==> flow/design.v (excerpt) <==
module SIGNAL_GENERATOR_ANALYZER
(
	input CLK_100MHz,
	input rst,
	output logic [15:0] MUAFR_MOSI_P,
	output [15:0] MUAFR_MOSI_N,
	input  logic [15:0] MUAFR_MISO_P,
	input  logic [15:0] MUAFR_MISO_N,
	input enable_generate,
	output logic [15:0] status_wire,
	output [15:0] status_gen
);
logic kz;
logic kz_P;
logic kz_N;
logic [15: 0] status_gen_P;
logic [15: 0] status_gen_N;
assign status_gen [15: 0] = status_gen_P [15: 0] & status_gen_N [15: 0];
assign kz = kz_N & kz_P;
localparam cnt_ETALON_GEN_min = 20;
localparam cnt_ETALON_GEN_max = 250;
assign MUAFR_MOSI_N [15: 0]  = ~ MUAFR_MOSI_P [15: 0];
localparam ITERATION = 102;
logic [2: 0] prev_flag_signal_P;
logic [7: 0] cnt_kz_signal_P;
logic [7: 0] cnt_kz_signal_N;
logic [15: 0] fail;
logic [3: 0] j;
logic flag_signal_P;
logic [9: 0] cnt_true_channel [15: 0];
logic [9: 0] cnt_status_true;
wire [8:0] test_cnt_1 [15: 0];
wire [8:0] test_cnt_0 [15: 0];
genvar i;
generate
	for (i = 0; i < 16; i = i + 1)
	begin : generator
		wire [11:0] full_cnt_1;
		wire [11:0] full_cnt_0;
		SIGNAL_GENERATOR_ANALYZER_ONE_WIRE signal_generator_analyzer_one_wire
		(
			.CLK_100MHz(CLK_100MHz),
			.rst(rst),
			.enable_generate(enable_generate),
			.MUAFR_MISO_P(MUAFR_MISO_P[i]),
  ...
Settings: LEC_CHECK=0, ABC_AREA=0, CAP_MARGIN=20, CELL_PAD_IN_SITES_DETAIL_PLACEMENT=0, CORE_MARGIN=2, CORE_UTILIZATION=19, CTS_CLUSTER_SIZE=71, GPL_TIMING_DRIVEN=1, HOLD_SLACK_MARGIN=0.08, PLACE_DENSITY_LB_ADDON=0.21, SETUP_SLACK_MARGIN=1.15, SLEW_MARGIN=20; clock period 5.78 ns.
run.sh (not shown) runs the stock make flow with config.mk's settings and CLKGATE_MAP_FILE=.
==> next run, changes <==
ABC_AREA = not set   (was 0)
CELL_PAD_IN_SITES_DETAIL_PLACEMENT = not set   (was 0)
CORE_UTILIZATION = 68   (was 19)
CTS_CLUSTER_SIZE = not set   (was 71)
GPL_TIMING_DRIVEN = not set   (was 1)
HOLD_SLACK_MARGIN = not set   (was 0.08)
PLACE_DENSITY_LB_ADDON = not set   (was 0.21)
SETUP_SLACK_MARGIN = not set   (was 1.15)
clock period = 8.32 ns   (was 5.78 ns; I/O delays follow)
Cell area is lower by 8.2%.
Utilization is higher by 53 points.
Via count stays flat.
Final cell count is lower by 30%.
Total power is lower by 36%.
Area after synthesis does not change.
Sequential power is lower by 30%.
Non-clock buffer count is lower by 110.
==> next run, changes <==
CORE_UTILIZATION = 40   (was 68)
clock period = 8.12 ns   (was 8.32 ns; I/O delays follow)
Sequential share of layout area decreases by 0.95 points.
Critical path depth decreases by 1.
Via count decreases by 1.5%.
Count of clock-buffer cells in the layout increases by 16.
Cell count increases by 11%.
Wire length increases by 4.7%.
Design area increases by 2.2%.
Power increases by 4.3%.

* * *

exp/pepper:
Starting RTL as in the previous note.
Settings: LEC_CHECK=0, ABC_AREA=1, CAP_MARGIN=20, CORE_MARGIN=2, CORE_UTILIZATION=72, CTS_CLUSTER_DIAMETER=338, CTS_CLUSTER_SIZE=14, PLACE_DENSITY_LB_ADDON=0.28, SETUP_SLACK_MARGIN=0.69, SLEW_MARGIN=20; clock period 4.73 ns.
Complete run, failing final checks: exp/pepper, reason setup timing.
Edits applied to the flow inputs when going from exp/pepper to exp/amber:
Settings: swapping 338 for 395 in CTS_CLUSTER_DIAMETER; swapping 20 for 40 in CAP_MARGIN; putting CORE_ASPECT_RATIO at 0.86 where nothing was set; swapping 0.69 for 1.21 in SETUP_SLACK_MARGIN; swapping 20 for 0 in SLEW_MARGIN.
==> results <==
Looking at aggregate routed wire length across both flows, exp/amber is the weaker of the two, with exp/pepper ahead.
Changes observed in exp/amber relative to exp/pepper: met3 track demand over resource rose 0.88 points, routed length on met1 rose about 1.8%, shortest period the worst path allows fell 0.10 ns, register area about even.
exp/amber -> stages 100% | layout checks FAIL | setup timing
On average wire per cell in the routed design, exp/amber and exp/pepper are neck and neck.
Going from exp/pepper to exp/amber, first-pass GRT wire length shows an increase of 1.2%, summed area of non-filler cells in the final layout shows an increase of 0.57%.
Diff exp/amber and exp/pepper: actual slew at the worst max-slew pin lower in exp/amber
Edits applied to the flow inputs when going from exp/amber to exp/onyx:
Settings: a deleted CORE_ASPECT_RATIO that had been 0.86; a deleted SETUP_SLACK_MARGIN that had been 1.21; a change of SLEW_MARGIN from 0 to 20; a change of CORE_UTILIZATION from 72 to 45; a deleted CTS_CLUSTER_SIZE that had been 14; a change of CAP_MARGIN from 40 to 20; a deleted PLACE_DENSITY_LB_ADDON that had been 0.28; a deleted ABC_AREA that had been 1; a deleted CTS_CLUSTER_DIAMETER that had been 395; a change of the clock period (ns, I/O delays scaled along) from 4.73 to 5.22.
--- outcome ---
Adder-cell area share of the yosys netlist: exp/onyx and exp/amber compared, higher one is exp/onyx. MUAFR_MISO_P[14] as the launch point of the worst path was reported by exp/onyx, and MUAFR_MISO_P[15] by exp/amber. Met2 layer usage reported by global route: exp/onyx and exp/amber compared, lower one is exp/onyx. [compare] base=exp/amber new=exp/onyx: net switching power was more or less identical; routed wire length went down by about 7.5%; cell depth of the worst min-delay path went down by 1; post-detailed-placement cell area went down by about 1.4%. Completing all stages was not enough for exp/onyx: its layout failed the final checks because of setup timing. In exp/onyx the actual slew at the worst max-slew pin turned out 0.24 ns higher than in exp/amber.
Input-level comparison between exp/harbor and exp/onyx:
Settings: changing CORE_UTILIZATION from 45 to 57; setting SETUP_SLACK_MARGIN to 1.45 for the first time; changing the clock period (ns, I/O delays scaled along) from 5.22 to 4.98.
Results
Of the runs exp/harbor and exp/onyx, none of them finished clean.
[flow] exp/harbor | stages: complete | final checks: fail | reason: setup timing
Taking exp/onyx as the reference, in exp/harbor power in sequential cells went up, via count fell 221, smallest hold slack saw little to no change, final non-filler cell area -0.59%, relative contribution of the clock network to total power now smaller.
The final net count of exp/harbor and that of exp/onyx are within noise of each other.
Total power: exp/harbor and exp/onyx compared, higher one is exp/harbor
Relative to exp/harbor, the following input files were edited for exp/sierra:
Settings: changing CORE_UTILIZATION from 57 to 40; removing SETUP_SLACK_MARGIN (formerly 1.45); changing the clock period (ns, I/O delays scaled along) from 4.98 to 8.32.
Notes after the runs:
exp/sierra: full flow OK, the timing, DRC and antenna checks passed
Via-per-instance ratio (exp/sierra / exp/harbor): 0.942
exp/sierra vs exp/harbor: final cell count up
exp/sierra ends up with a sequential fraction of total cell area that is 0.23 points higher than in exp/harbor.
From exp/sierra to exp/harbor, Yosys chip area did not move at all.
exp/sierra vs. exp/harbor: total area of sequential cells comparable, global-route wire length before repair now larger, detailed-route wire length on metal 1 now larger.
Diff exp/harbor -> exp/sierra: vertical die dimension moved up; critical-path maximum fanout has increased.
--- input diff exp/sierra..exp/umber ---
Settings: a change of CORE_UTILIZATION from 40 to 68; an added SETUP_SLACK_MARGIN of 1.42; an added CTS_CLUSTER_SIZE of 37; a change of the clock period (ns, I/O delays scaled along) from 8.32 to 4.77.
Findings:
In exp/umber the implementation ran to completion but is not tape-out ready, as the final checks report setup timing.
exp/umber against exp/sierra: width of the die decreased by 23% relative to the old numbers, met1 global-route usage increased by 16 points relative to the old numbers, die height decreased by about 23% relative to the old numbers, worst setup margin decreased by 1.94 ns relative to the old numbers.
In the tables for exp/sierra and exp/umber, global-route usage reads higher with exp/umber.

* * *

Starting RTL as in the previous note.
clock: 6.91 ns
lec_check: 0
cap_margin: 20
cell_pad_in_sites_global_placement: 2
core_aspect_ratio: 0.83
core_margin: 2
core_utilization: 26
cts_cluster_diameter: 388
gpl_timing_driven: 1
min_routing_layer: met2
place_density_lb_addon: 0.14
setup_slack_margin: 0.44
slew_margin: 20
The baseline produced a clean layout.
Change:
- ABC_AREA: not set -> 0
- CELL_PAD_IN_SITES_DETAIL_PLACEMENT: not set -> 0
- CELL_PAD_IN_SITES_GLOBAL_PLACEMENT: 2 -> not set
- CORE_ASPECT_RATIO: 0.83 -> not set
- CORE_UTILIZATION: 26 -> 67
- CTS_CLUSTER_DIAMETER: 388 -> not set
- CTS_CLUSTER_SIZE: not set -> 39
- HOLD_SLACK_MARGIN: not set -> 0.08
- MIN_ROUTING_LAYER: met2 -> not set
- PLACE_DENSITY_LB_ADDON: 0.14 -> not set
- SETUP_SLACK_MARGIN: 0.44 -> 1.15
- clock period: 6.91 -> 2.58 ns (I/O delays scaled with it)
The changed run completed and failed the layout checks on setup timing.
Global-route usage grows by 8.7 points.
Total power grows to 2.5 times its value.
Hold slack gets worse by 0.18 ns.
Cell count shrinks by about 18%.
Wire length shrinks by about 13%.
Die size shrinks by about 60%.
Sequential share of layout area shrinks by 0.32 points.
Setup slack gets worse by 3.6 ns.
Flip-flop count does not change.
Area after synthesis stays the same.
Count of clock-buffer cells in the layout shrinks by 32.
Change:
- ABC_AREA: 0 -> 1
- CAP_MARGIN: 20 -> 0
- CORE_UTILIZATION: 67 -> 72
- CTS_CLUSTER_SIZE: 39 -> 71
- HOLD_SLACK_MARGIN: 0.08 -> -0.04
- PLACE_DENSITY: not set -> 0.64
- clock period: 2.58 -> 4.67 ns (I/O delays scaled with it)
=>
- The new run finished but failed the layout checks on setup timing
- setup slack gets better by 2.6 ns
- routed wire length goes up by 0.33%
- worst hold slack gets better by 0.15 ns
- sequential share of layout area goes up by 1.4 points
- power goes down by 47%
- non-clock buffer count goes down by 160
Change:
- ABC_AREA: 1 -> 0
- CAP_MARGIN: 0 -> 20
- CORE_UTILIZATION: 72 -> 19
- HOLD_SLACK_MARGIN: -0.04 -> 0.08
- PLACE_DENSITY: 0.64 -> not set
- clock period: 4.67 -> 2.19 ns (I/O delays scaled with it)
Outcome:
- The new run finished with setup timing left
- sequential power rises by 110%
- utilization falls by 58 points
- wire length rises by 8.2%
- power rises by 130%
- die area rises to 3.6 times its value
- worst setup slack is worse by 2.8 ns
- final cell count rises by 20%
Change:
- CELL_PAD_IN_SITES_GLOBAL_PLACEMENT: not set -> 3
- CTS_CLUSTER_DIAMETER: not set -> 74
- CTS_CLUSTER_SIZE: 71 -> 32
- GPL_TIMING_DRIVEN: 1 -> 0
- PLACE_DENSITY_LB_ADDON: not set -> 0.21
- clock period: 2.19 -> 7.38 ns (I/O delays scaled with it)
What happened: The changed run went through all stages and came out clean. Register-to-register slack gains 4.5 ns. Cell count decreases by a few percent. Design area decreases by a little under a tenth. Sequential power decreases by well over a third.
Change:
- CELL_PAD_IN_SITES_GLOBAL_PLACEMENT: 3 -> not set
- CORE_ASPECT_RATIO: not set -> 1.04
- CORE_UTILIZATION: 19 -> 66
- CTS_CLUSTER_DIAMETER: 74 -> not set
- CTS_CLUSTER_SIZE: 32 -> 40
- GPL_TIMING_DRIVEN: 0 -> 1
- MAX_ROUTING_LAYER: not set -> met4
- PLACE_DENSITY_LB_ADDON: 0.21 -> not set
- clock period: 7.38 -> 2.34 ns (I/O delays scaled with it)
Result: The changed run finished with setup timing left. Worst setup slack got worse by 4.4 ns. Wire length came out lower by a quarter to a third. Clock-buffer cell count came out higher by 34. Clock skew came out lower by 0.023 ns. Via count came out higher by a few percent. Worst hold slack loses 0.21 ns. Final cell count is lower by a quarter to a third. Die size falls by well over a third. Final area climbs slightly. Sequential share of layout area falls by 0.23 points.
Power is estimated from default activity; no workload was simulated.
